v16:
// cpu
module cpu(input clk, reset, input [15:0] i_mem_rddata, output logic o_mem_rd, o_mem_wr, output logic [15:0] o_mem_addr, o_mem_wrdata);
	logic ld_pc, pc_inc, ldpc7, Ain, Gin, AddSub, ldnz, ld_ir, ld_addr, ld_data, done;
	logic Gout, pcout, out8, s8out, s11out, wr, n, z;
	logic [15:0] buswire, wA, wG, wPC, wr0, wr1, wr2, wr3, wr4, wr5, wr6, wr7, sext_imm8, sext_imm11, IR, addr, data, sum;
	logic [7:0] Xreg, Yreg, Rin, Rout;
	logic [12:0] Sel;
	logic [7:0] imm8;
	logic [10:0] imm11;
	logic [4:0] inst;
	enum int unsigned
	{
		INIT,
		T0,
		T1,
		T2,
		T3,
		T4,
		T5,
		T6
	} state, nextstate;
	always @(posedge clk)
		if (reset)
			state <= INIT;
		else
			state <= nextstate;	
	always @(state, done)
	begin
		case (state)
			INIT:
				nextstate = T0;
			T0:  
				nextstate = T1;
			T1: begin
 				if (done) nextstate = T0;
 				else nextstate = T2;
 			end
			T2: 
 			begin
 				if (done) nextstate = T0;
				else nextstate = T3;
			end
	 		T3:  
	 		begin
				if (done) nextstate = T0;
 				else nextstate = T4;
 			end
			T4:  
			begin
 				if (done) nextstate = T0;
 				else nextstate = T5;
 			end
			T5:  
			begin
 				if (done) nextstate = T0;
 				else nextstate = T6;
 			end
 			T6: nextstate = T0;
			default: nextstate = INIT;
		endcase
	end
	always @(*)
	begin
		parameter 
		mv = 5'b0, add = 5'b1, sub = 5'b10, cmp = 5'b11, ld = 5'b100, st = 5'b101, 
		mvi = 5'b10000, addi = 5'b10001, subi = 5'b10010, cmpi = 5'b10011, mvhi = 5'b10110,
		jr = 5'b1000, jzr = 5'b1001, jnr = 5'b1010, callr = 5'b1100, 
		j = 5'b11000, jz = 5'b11001, jn = 5'b11010, call = 5'b11100;
		ld_pc = 0; pc_inc = 0; ldpc7 = 0; out8 = 0; Ain = 0; Gin = 0; AddSub = 0; ldnz = 0; 
		ld_ir = 0; ld_addr = 0; ld_data = 0; done = 0;
		Gout = 0; pcout = 0; s8out = 0; s11out = 0;
  ...
For scale: ~2,600 cells after synthesis, roughly 250 flip-flops, roughly 19,000 um2 of cells after synthesis.
clock: 6.82 ns
lec_check: 0
abc_area: 1
cap_margin: 20
cell_pad_in_sites_detail_placement: 0
cell_pad_in_sites_global_placement: 3
core_margin: 2
core_utilization: 57
cts_cluster_diameter: 69
gpl_routability_driven: 1
gpl_timing_driven: 0
hold_slack_margin: 0.01
max_routing_layer: met5
min_routing_layer: met2
place_density_lb_addon: 0.01
setup_slack_margin: -0.2
slew_margin: 20
run.sh (not shown) runs the stock make flow with config.mk's settings and CLKGATE_MAP_FILE=.
Seen in the log of v16: FLW-0024 during global placement without I/O, after which the run never completed.
Changes in v19 relative to v16:
==> flow/config.mk <==
export PLATFORM = sky130hd
export DESIGN_NAME = cpu
export DESIGN_NICKNAME = cpu
export VERILOG_FILES = /design/flow/design.v
export SDC_FILE = /design/flow/constraint.sdc
export NUM_CORES = 4
export LEC_CHECK = 0
export CAP_MARGIN = 20
export CORE_MARGIN = 2
export CORE_UTILIZATION = 64
export SETUP_SLACK_MARGIN = -0.49
export SLEW_MARGIN = 20
==> flow/constraint.sdc <==
create_clock -name core_clock -period 4.97 [get_ports {clk}]
set_input_delay 0.9940 -clock core_clock [delete_from_list [all_inputs] [get_ports {clk}]]
set_output_delay 0.9940 -clock core_clock [all_outputs]
set_load 0.01 [all_outputs]
==> comparison <==
v19 failed in global routing with DPL-0038. v16: it failed with a tool error in global placement without I/O, so there are no final results. v19: synthesis area per yosys lower than v16. Taking v19 as 1.0, v16 lands at 1.20 on synthesized cell count. Relative to v16, number of rows created at floorplan has gone down in v19.
The inputs of v20 differ from those of v19 as listed below.
diff --git a/flow/config.mk b/flow/config.mk
--- a/flow/config.mk
+++ b/flow/config.mk
@@ -6,7 +6,12 @@
 export NUM_CORES = 4
 export LEC_CHECK = 0
+export ABC_AREA = 0
 export CAP_MARGIN = 20
 export CORE_MARGIN = 2
-export CORE_UTILIZATION = 64
-export SETUP_SLACK_MARGIN = -0.49
+export CORE_UTILIZATION = 72
+export CTS_CLUSTER_DIAMETER = 310
+export CTS_CLUSTER_SIZE = 99
+export PLACE_DENSITY = 0.42
+export SETUP_SLACK_MARGIN = 0.74
 export SLEW_MARGIN = 20
+export TNS_END_PERCENT = 10
==> flow/constraint.sdc <==
create_clock -name core_clock -period 3.11 [get_ports {clk}]
set_input_delay 0.6220 -clock core_clock [delete_from_list [all_inputs] [get_ports {clk}]]
set_output_delay 0.6220 -clock core_clock [all_outputs]
set_load 0.01 [all_outputs]
==> comparison <==
v20 did not finish; the tool stopped in detailed placement with error DPL-0033. Re cell count after synthesis: no difference whatsoever between v20 and v19. Taking v19 as the reference point, the row count of v20 falls by 4. For area inside the core boundary, dividing the value from v20 by the value from v19 gives 0.882. Reported for v20 and v19, number of standard cells reported by yosys turned out identical to the last digit. STATUS die area: v20 wins against v19. Reported for v20 and v19, total cell area reported by yosys after synthesis turned out identical to the last digit. Status: synthesized cell area parity (v19, v20).
What v26 does differently from v20 at the input level:
==> flow/config.mk <==
export PLATFORM = sky130hd
export DESIGN_NAME = cpu
export DESIGN_NICKNAME = cpu
export VERILOG_FILES = /design/flow/design.v
export SDC_FILE = /design/flow/constraint.sdc
export NUM_CORES = 4
export LEC_CHECK = 0
export CAP_MARGIN = 20
export CORE_MARGIN = 2
export CORE_UTILIZATION = 40
export SLEW_MARGIN = 20
==> flow/constraint.sdc <==
create_clock -name core_clock -period 7.5 [get_ports {clk}]
set_input_delay 1.5000 -clock core_clock [delete_from_list [all_inputs] [get_ports {clk}]]
set_output_delay 1.5000 -clock core_clock [all_outputs]
set_load 0.01 [all_outputs]
## What came out
v26 completed; timing, DRC and antenna clean
For area reported by Yosys stat, v26 and v20 come out practically identical.
Re placer's final routability congestion estimate: v26 and v20 aren't equal, and the higher value belongs to v20.
Fraction of the core area occupied by cells at floorplan ends up higher on v20.
Sort v26 and v20 by number of standard-cell rows in the floorplan asc -> top: v20
#### Input delta (v51 over v26)
diff --git a/flow/config.mk b/flow/config.mk
--- a/flow/config.mk
+++ b/flow/config.mk
@@ -8,4 +8,6 @@
 export CAP_MARGIN = 20
 export CORE_MARGIN = 2
-export CORE_UTILIZATION = 40
+export CORE_UTILIZATION = 18
+export PLACE_DENSITY = 0.63
+export SETUP_SLACK_MARGIN = 0.49
 export SLEW_MARGIN = 20
--- outcome ---
- Area of the die (v26 / v51): 0.46
- v51 ended with every stage complete and zero timing, DRC or antenna violations.
- v51 vs v26, end point of the critical path: rG.Q[15]$_DFFE_PP_ vs r0.Q[15]$_SDFFE_PP0P_
- Looking at area growth from synthesis to layout across v51 and v26, the one that comes out higher is v51.
- Between v26 and v51, the flow reports final design instance area without fill increasing by a few percent.


Starting RTL as in the previous note.
Settings: LEC_CHECK=0, CAP_MARGIN=20, CELL_PAD_IN_SITES_DETAIL_PLACEMENT=2, CELL_PAD_IN_SITES_GLOBAL_PLACEMENT=3, CORE_MARGIN=2, CORE_UTILIZATION=63, CTS_CLUSTER_DIAMETER=166, GPL_TIMING_DRIVEN=1, HOLD_SLACK_MARGIN=0.25, MIN_ROUTING_LAYER=met2, PLACE_DENSITY=0.63, SETUP_SLACK_MARGIN=0.49, SLEW_MARGIN=20; clock period 7.5 ns.
The baseline did not get past global placement without I/O (3_1_place_gp_skip_io).
Next try:
- ABC_AREA: unset -> 1
- TNS_END_PERCENT: unset -> 70
- clock period: 7.5 -> 7.41 ns (I/O delays scaled with it)
After rerunning: The changed run never finished: it broke off in global placement without I/O (3_1_place_gp_skip_io) (GPL-0301); die area climbs by 0.44%; synthesized cell count goes up by 20%; area after synthesis rose by 0.45%.
Next try:
- ABC_AREA: 1 -> unset
- CELL_PAD_IN_SITES_DETAIL_PLACEMENT: 2 -> unset
- CELL_PAD_IN_SITES_GLOBAL_PLACEMENT: 3 -> unset
- CORE_UTILIZATION: 63 -> 55
- CTS_CLUSTER_DIAMETER: 166 -> unset
- GPL_TIMING_DRIVEN: 1 -> unset
- HOLD_SLACK_MARGIN: 0.25 -> unset
- MIN_ROUTING_LAYER: met2 -> unset
- PLACE_DENSITY: 0.63 -> unset
- SETUP_SLACK_MARGIN: 0.49 -> 1.3
- TNS_END_PERCENT: 70 -> unset
- clock period: 7.41 -> 4.97 ns (I/O delays scaled with it)
This time the run aborted during global routing (5_1_grt) on GRT-0232.
Area after synthesis decreases by about 0.45%.
Die size grows by 14%.
Synthesized cell count drops by about 16%.
Next try:
- ABC_AREA: unset -> 1
- CORE_ASPECT_RATIO: unset -> 0.67
- CORE_UTILIZATION: 55 -> 40
- CTS_CLUSTER_SIZE: unset -> 46
- HOLD_SLACK_MARGIN: unset -> 0.12
- SETUP_SLACK_MARGIN: 1.3 -> unset
- clock period: 4.97 -> 11.0 ns (I/O delays scaled with it)
After rerunning: With this change the flow completed without violations; area after synthesis went up by 0.45%; die area climbs by 37%; synthesized cell count went up by 20%.
Next try:
- ABC_AREA: 1 -> unset
- CORE_ASPECT_RATIO: 0.67 -> unset
- CORE_UTILIZATION: 40 -> 72
- CTS_CLUSTER_SIZE: 46 -> unset
- HOLD_SLACK_MARGIN: 0.12 -> unset
- SETUP_SLACK_MARGIN: unset -> -0.18
- clock period: 11.0 -> 6.61 ns (I/O delays scaled with it)
Result: With this change the flow finished but fails on negative setup slack. Power rises by about 66%. Worst setup slack loses 3.2 ns. Fmax rises by about 17%.
Next try:
- ABC_AREA: unset -> 0
- CORE_UTILIZATION: 72 -> 65
- CTS_CLUSTER_DIAMETER: unset -> 251
- SETUP_SLACK_MARGIN: -0.18 -> -0.51
- TNS_END_PERCENT: unset -> 70
- clock period: 6.61 -> 5.63 ns (I/O delays scaled with it)
What happened: The new run finished but failed the layout checks on negative setup slack; non-clock buffer count is higher by 370; total power goes up by a quarter to a third; die size came out higher by roughly a tenth; clock skew grows by 0.0081 ns; wire length went up by a quarter to a third; area after synthesis does not change; sequential cell count stays the same.
Power figures rest on the tool's default switching activity, not on a simulated workload.
